==> inputs of run P <==
==> flow/design.v (excerpt) <==
module HandwashSensor(
    input clk,
    input reset,
    input acceptLeftHandDistance,
    input [15:0] leftHandDistance,
    input acceptLeftHandGain,
    input [7:0] leftHandGain,
    input acceptRightHandDistance,
    input [15:0] rightHandDistance,
    input acceptRightHandGain,
    input [7:0] rightHandGain,
    output waterOn
);
clock: 5.46 ns
lec_check: 0
cap_margin: 35
core_aspect_ratio: 1.62
core_margin: 2
core_utilization: 35
cts_cluster_size: 88
gpl_routability_driven: 0
gpl_timing_driven: 0
max_routing_layer: met5
place_density_lb_addon: 0.08
slew_margin: 0
tns_end_percent: 20
run.sh (not shown) runs the stock make flow with config.mk's settings and CLKGATE_MAP_FILE=.
==> run X (differences from run P) <==
ABC_AREA = 1   (was not set)
CAP_MARGIN = 20   (was 35)
CORE_ASPECT_RATIO = not set   (was 1.62)
CORE_UTILIZATION = 67   (was 35)
CTS_CLUSTER_SIZE = not set   (was 88)
GPL_ROUTABILITY_DRIVEN = not set   (was 0)
GPL_TIMING_DRIVEN = not set   (was 0)
MAX_ROUTING_LAYER = not set   (was met5)
PLACE_DENSITY_LB_ADDON = not set   (was 0.08)
SLEW_MARGIN = 20   (was 0)
TNS_END_PERCENT = not set   (was 20)
==> flow/constraint.sdc (replaced) <==
create_clock -name core_clock -period 4.46 [get_ports {clk}]
set_input_delay 0.8920 -clock core_clock [delete_from_list [all_inputs] [get_ports {clk}]]
set_output_delay 0.8920 -clock core_clock [all_outputs]
set_load 0.01 [all_outputs]
==> run F (differences from run P) <==
CAP_MARGIN = 20   (was 35)
CORE_ASPECT_RATIO = not set   (was 1.62)
CORE_UTILIZATION = 64   (was 35)
CTS_CLUSTER_SIZE = not set   (was 88)
GPL_ROUTABILITY_DRIVEN = not set   (was 0)
GPL_TIMING_DRIVEN = not set   (was 0)
MAX_ROUTING_LAYER = not set   (was met5)
PLACE_DENSITY_LB_ADDON = not set   (was 0.08)
SLEW_MARGIN = 20   (was 0)
TNS_END_PERCENT = not set   (was 20)
==> flow/constraint.sdc (replaced) <==
create_clock -name core_clock -period 4.11 [get_ports {clk}]
set_input_delay 0.8220 -clock core_clock [delete_from_list [all_inputs] [get_ports {clk}]]
set_output_delay 0.8220 -clock core_clock [all_outputs]
set_load 0.01 [all_outputs]
==> run R (differences from run P) <==
CAP_MARGIN = 20   (was 35)
CORE_ASPECT_RATIO = not set   (was 1.62)
CORE_UTILIZATION = 72   (was 35)
CTS_CLUSTER_DIAMETER = 98   (was not set)
CTS_CLUSTER_SIZE = 21   (was 88)
GPL_ROUTABILITY_DRIVEN = not set   (was 0)
GPL_TIMING_DRIVEN = not set   (was 0)
MAX_ROUTING_LAYER = not set   (was met5)
PLACE_DENSITY = 0.8   (was not set)
PLACE_DENSITY_LB_ADDON = not set   (was 0.08)
SLEW_MARGIN = 20   (was 0)
TNS_END_PERCENT = not set   (was 20)
==> flow/constraint.sdc (replaced) <==
create_clock -name core_clock -period 4.4 [get_ports {clk}]
set_input_delay 0.8800 -clock core_clock [delete_from_list [all_inputs] [get_ports {clk}]]
set_output_delay 0.8800 -clock core_clock [all_outputs]
set_load 0.01 [all_outputs]
==> comparison table <==
Run status: run R complete, but fails checks; run X timing/DRC/antenna clean; run P timing/DRC/antenna clean; run F complete, but fails checks
Violated checks: run R capacitance limit, slew limit, setup timing; run X -; run P -; run F setup timing
Via count of the first global-routing pass: run R 9863; run X 9936; run P 8731; run F 8940
Die Y-Extent: run R 123 um; run X 132 um; run P 222 um; run F 130 um
Largest net degree at the start of global routing: run R 56; run X 58; run P 13; run F 62
Pre-placement core utilization: run R 73.8%; run X 69.0%; run P 35.6%; run F 64.9%
Tool warning count: run R 30; run X 28; run P 26; run F 31
Hold Path End: run R leftHandDistanceHeld[7]; run X rightHandGainHeld[6]; run P leftHandGainHeld[2]; run F leftHandDistanceHeld[0]
Final design utilization: run R 95.7%; run X 77.3%; run P 40.1%; run F 86.1%
Highest routing layer actually used: run R met5; run X met4; run P met4; run F met4
Total number of multi-input combinational cells: run R 831; run X 1006; run P 831; run F 831
Flip-flop and latch power: run R 0.857 mW; run X 0.906 mW; run P 0.689 mW; run F 0.898 mW
Die area: run R 0.0152 mm2; run X 0.0175 mm2; run P 0.0307 mm2; run F 0.0170 mm2
Nonclk buf count: run R 209; run X 107; run P 89; run F 231
Inverter count: run R 189; run X 415; run P 189; run F 189


==> job 9208: inputs <==
HandwashSensor again, from the RTL that the note above started with.
clock: 4.12 ns
lec_check: 0
cap_margin: 35
core_aspect_ratio: 0.93
core_margin: 2
core_utilization: 72
cts_cluster_diameter: 47
cts_cluster_size: 78
gpl_routability_driven: 1
gpl_timing_driven: 1
max_routing_layer: met5
place_density: 0.66
setup_slack_margin: -0.35
slew_margin: 30
tns_end_percent: 90
==> inputs of job 5257, as changes to job 9208 <==
Settings changed: ABC_AREA set to 1, CAP_MARGIN 35 to 20, CORE_ASPECT_RATIO 0.93 to unset, CTS_CLUSTER_DIAMETER 47 to 400, CTS_CLUSTER_SIZE 78 to 96, GPL_ROUTABILITY_DRIVEN 1 to unset, GPL_TIMING_DRIVEN 1 to unset, MAX_ROUTING_LAYER met5 to unset, PLACE_DENSITY 0.66 to unset, SETUP_SLACK_MARGIN -0.35 to unset, SLEW_MARGIN 30 to 20, TNS_END_PERCENT 90 to unset.
==> flow/constraint.sdc (replaced) <==
create_clock -name core_clock -period 4.24 [get_ports {clk}]
set_input_delay 0.8480 -clock core_clock [delete_from_list [all_inputs] [get_ports {clk}]]
set_output_delay 0.8480 -clock core_clock [all_outputs]
set_load 0.01 [all_outputs]
==> inputs of job 5663, as changes to job 9208 <==
Settings changed: CORE_ASPECT_RATIO 0.93 to 0.76, CORE_UTILIZATION 72 to 35, CTS_CLUSTER_DIAMETER 47 to unset, GPL_ROUTABILITY_DRIVEN 1 to 0, PLACE_DENSITY 0.66 to unset, PLACE_DENSITY_LB_ADDON set to 0.08, SLEW_MARGIN 30 to 0, TNS_END_PERCENT 90 to 20.
==> flow/constraint.sdc (replaced) <==
create_clock -name core_clock -period 5.46 [get_ports {clk}]
set_input_delay 1.0920 -clock core_clock [delete_from_list [all_inputs] [get_ports {clk}]]
set_output_delay 1.0920 -clock core_clock [all_outputs]
set_load 0.01 [all_outputs]
==> qor summary <==
item	job 9208	job 5257	job 5663
Clock network area share	2.345%	1.969%	2.682%
Worst-margin pin slew	0.6510 ns	0.7833 ns	0.8018 ns
Run status	finished with violations	finished with violations	complete, no violations
Reasons for failing layout checks	negative setup slack	negative setup slack	-
P_seq	0.901 mW	0.939 mW	0.698 mW
Combinational logic power	1.02 mW	1.48 mW	0.459 mW
Mean number of vias per cell	6.514	5.644	4.658
Post-place setup slack	-0.6617 ns	-0.1472 ns	0.3217 ns
Clock group power	0.901 mW	0.723 mW	0.665 mW
Largest Pwr Group	combinational cells	combinational cells	sequential cells
Maximum fanout along the worst path	7	5	17
Power density relative to cell area	210.6 nW/um^2	235.7 nW/um^2	157.5 nW/um^2
Hold slack	0.6025 ns	0.5825 ns	0.5933 ns
Number of placement rows	42	45	54
Post-synth design cell area	10,240 sq um	11,050 sq um	10,240 sq um
Area of the die	15,190 sq um	16,350 sq um	30,650 sq um
Die Height	119.0 microns	127.9 microns	153.1 microns


==> inputs of v32 <==
HandwashSensor again, from the RTL that the note above started with.
==> flow/config.mk <==
export PLATFORM = sky130hd
export DESIGN_NAME = HandwashSensor
export DESIGN_NICKNAME = HandwashSensor
export VERILOG_FILES = /design/flow/design.v
export SDC_FILE = /design/flow/constraint.sdc
export NUM_CORES = 4
export LEC_CHECK = 0
export CAP_MARGIN = 20
export CORE_ASPECT_RATIO = 0.5
export CORE_MARGIN = 8
export CORE_UTILIZATION = 40
export CTS_CLUSTER_DIAMETER = 109
export CTS_CLUSTER_SIZE = 17
export PLACE_DENSITY_LB_ADDON = 0.0
export SLEW_MARGIN = 20
export TNS_END_PERCENT = 15
==> flow/constraint.sdc <==
create_clock -name core_clock -period 7.0 [get_ports {clk}]
set_input_delay 1.4000 -clock core_clock [delete_from_list [all_inputs] [get_ports {clk}]]
set_output_delay 1.4000 -clock core_clock [all_outputs]
set_load 0.01 [all_outputs]
==> v22 (differences from v32) <==
ABC_AREA = 1   (was not set)
CORE_UTILIZATION = 57   (was 40)
CTS_CLUSTER_DIAMETER = not set   (was 109)
CTS_CLUSTER_SIZE = not set   (was 17)
PLACE_DENSITY_LB_ADDON = not set   (was 0.0)
SETUP_SLACK_MARGIN = 1.77   (was not set)
==> summary of the runs <==
- Against v32, the cell count of v22 is higher by about 21%.
- Sequential share of layout area: v32 is higher than v22 (0.66 points).
- In v32 the maximum frequency is lower than in v22, by about 9%.
- Sequential power: v22 is larger than v32 (7.2%).
- Of v32 and v22, v22 has the higher global-route usage (gap 6.6 points).


==> job 6586: inputs <==
==> flow/design.v <==
module HandwashSensor(
    input clk,
    input reset,
    input acceptLeftHandDistance,
    input [15:0] leftHandDistance,
    input acceptLeftHandGain,
    input [7:0] leftHandGain,
    input acceptRightHandDistance,
    input [15:0] rightHandDistance,
    input acceptRightHandGain,
    input [7:0] rightHandGain,
    output waterOn
);
reg [15:0] leftHandDistanceHeld;
 always@(posedge clk)  begin
     if(reset)
         leftHandDistanceHeld <= 0;
     else if(acceptLeftHandDistance)
         leftHandDistanceHeld <= leftHandDistance;
     else
         leftHandDistanceHeld <= leftHandDistanceHeld;
 end
reg [7:0] leftHandGainHeld;
 always@(posedge clk)  begin
     if(reset)
         leftHandGainHeld <= 0;
     else if(acceptLeftHandGain)
         leftHandGainHeld <= leftHandGain;
     else
         leftHandGainHeld <= leftHandGainHeld;
 end
reg [15:0] rightHandDistanceHeld;
 always@(posedge clk)  begin
     if(reset)
         rightHandDistanceHeld <= 0;
     else if(acceptRightHandDistance)
         rightHandDistanceHeld <= rightHandDistance;
     else
         rightHandDistanceHeld <= rightHandDistanceHeld;
 end
reg [7:0] rightHandGainHeld;
 always@(posedge clk)  begin
     if(reset)
         rightHandGainHeld <= 0;
     else if(acceptRightHandGain)
         rightHandGainHeld <= rightHandGain;
     else
         rightHandGainHeld <= rightHandGainHeld;
 end
wire [15:0] leftHand;
 wire [23:0] leftHandDistanceHeld_Mult_leftHandGainHeld;
 DSP48_AxB dsp_leftHandDistanceHeld_Mult_leftHandGainHeld(
     .CLK(clk),
     .A({ {9{1'b0}}, leftHandDistanceHeld}),
     .B({ {10{1'b0}}, leftHandGainHeld}),
     .P(leftHandDistanceHeld_Mult_leftHandGainHeld)
 );
 reg [16:0] leftHandDistanceHeld_Mult_leftHandGainHeld_ShiftR_7;
 always@(posedge clk) begin
     if(reset)
         leftHandDistanceHeld_Mult_leftHandGainHeld_ShiftR_7 <= 0;
     else
         leftHandDistanceHeld_Mult_leftHandGainHeld_ShiftR_7 <= leftHandDistanceHeld_Mult_leftHandGainHeld >> 7;
 end
 assign leftHand = leftHandDistanceHeld_Mult_leftHandGainHeld_ShiftR_7;
wire [15:0] rightHand;
 wire [23:0] rightHandDistanceHeld_Mult_rightHandGainHeld;
 DSP48_AxB dsp_rightHandDistanceHeld_Mult_rightHandGainHeld(
     .CLK(clk),
     .A({ {9{1'b0}}, rightHandDistanceHeld}),
     .B({ {10{1'b0}}, rightHandGainHeld}),
     .P(rightHandDistanceHeld_Mult_rightHandGainHeld)
 );
 reg [16:0] rightHandDistanceHeld_Mult_rightHandGainHeld_ShiftR_7;
 always@(posedge clk) begin
     if(reset)
         rightHandDistanceHeld_Mult_rightHandGainHeld_ShiftR_7 <= 0;
     else
         rightHandDistanceHeld_Mult_rightHandGainHeld_ShiftR_7 <= rightHandDistanceHeld_Mult_rightHandGainHeld >> 7;
 end
 assign rightHand = rightHandDistanceHeld_Mult_rightHandGainHeld_ShiftR_7;
parameter threshold = 1500;
assign waterOn = leftHand != 0 && rightHand != 0 && (leftHand < threshold || rightHand < threshold);
endmodule
module DSP48_AxB
   (CLK,
    A,
    B,
    P);
  input CLK;
  input [24:0]A;
  input [17:0]B;
  output [42:0]P;
assign P = A*B;
endmodule
==> flow/run.sh <==
#!/bin/bash
# the make line also repeats each setting of config.mk as NAME=value (left out here)
make -C /OpenROAD-flow-scripts/flow DESIGN_CONFIG=/design/flow/config.mk WORK_HOME=/design/flow/orfs CLKGATE_MAP_FILE= finish
==> flow/config.mk <==
export PLATFORM = sky130hd
export DESIGN_NAME = HandwashSensor
export DESIGN_NICKNAME = HandwashSensor
export VERILOG_FILES = /design/flow/design.v
export SDC_FILE = /design/flow/constraint.sdc
export NUM_CORES = 4
export LEC_CHECK = 0
export CAP_MARGIN = 20
export CORE_ASPECT_RATIO = 0.5
export CORE_MARGIN = 8
export CORE_UTILIZATION = 67
export SLEW_MARGIN = 20
export TNS_END_PERCENT = 15
==> flow/constraint.sdc <==
create_clock -name core_clock -period 7.0 [get_ports {clk}]
set_input_delay 1.4000 -clock core_clock [delete_from_list [all_inputs] [get_ports {clk}]]
set_output_delay 1.4000 -clock core_clock [all_outputs]
set_load 0.01 [all_outputs]
==> job 4708 (differences from job 6586) <==
Settings changed: CELL_PAD_IN_SITES_DETAIL_PLACEMENT set to 1, CORE_ASPECT_RATIO 0.5 to 1.6, CORE_MARGIN 8 to 2, CORE_UTILIZATION 67 to 40, TNS_END_PERCENT 15 to not set.
==> job 6464 (differences from job 6586) <==
Settings changed: CAP_MARGIN 20 to 30, CELL_PAD_IN_SITES_DETAIL_PLACEMENT set to 1, CORE_ASPECT_RATIO 0.5 to 1.17, CORE_MARGIN 8 to 10, CORE_UTILIZATION 67 to 40, CTS_CLUSTER_SIZE set to 78, GPL_ROUTABILITY_DRIVEN set to 0, MAX_ROUTING_LAYER set to met4, PLACE_DENSITY_LB_ADDON set to 0.25, TNS_END_PERCENT 15 to not set.
==> results <==
|  | job 6464 | job 4708 | job 6586 |
|---|---|---|---|
| Detailed-route via count | 7654 | 7651 | 7573 |
| Post-route worst hold slack | 0.619 ns | 0.614 ns | 0.631 ns |
| Max stage delay on crit path | 0.64 ns | 0.65 ns | 0.67 ns |
| Pwr Total | 1.38 mW | 1.43 mW | 1.39 mW |
| Status | complete, no violations | complete, no violations | complete, no violations |
| Worst EP arrival | 5.40 ns | 5.41 ns | 5.38 ns |
| Worst R2R Setup Slack | 1.85 ns | 1.84 ns | 1.86 ns |
| Floorplan die height | 193 microns | 206 microns | 103 microns |
| Power Internal | 0.896 mW | 0.973 mW | 0.932 mW |
| Proportion of final cell area spent on non-clock buffers | 5.05% | 4.73% | 4.85% |
| Layout Cells excl Fill | 1498 | 1513 | 1375 |
| Final weighted congestion in routability-driven placement | - | 0.840 | 0.864 |
| Hold-critical path endpoint | rightHandDistanceHeld[0] | rightHandDistanceHeld[0] | leftHandDistanceHeld[0] |
| Max Clk Rate | 194 MHz | 194 MHz | 195 MHz |
Power and IR drop assume default switching activity.
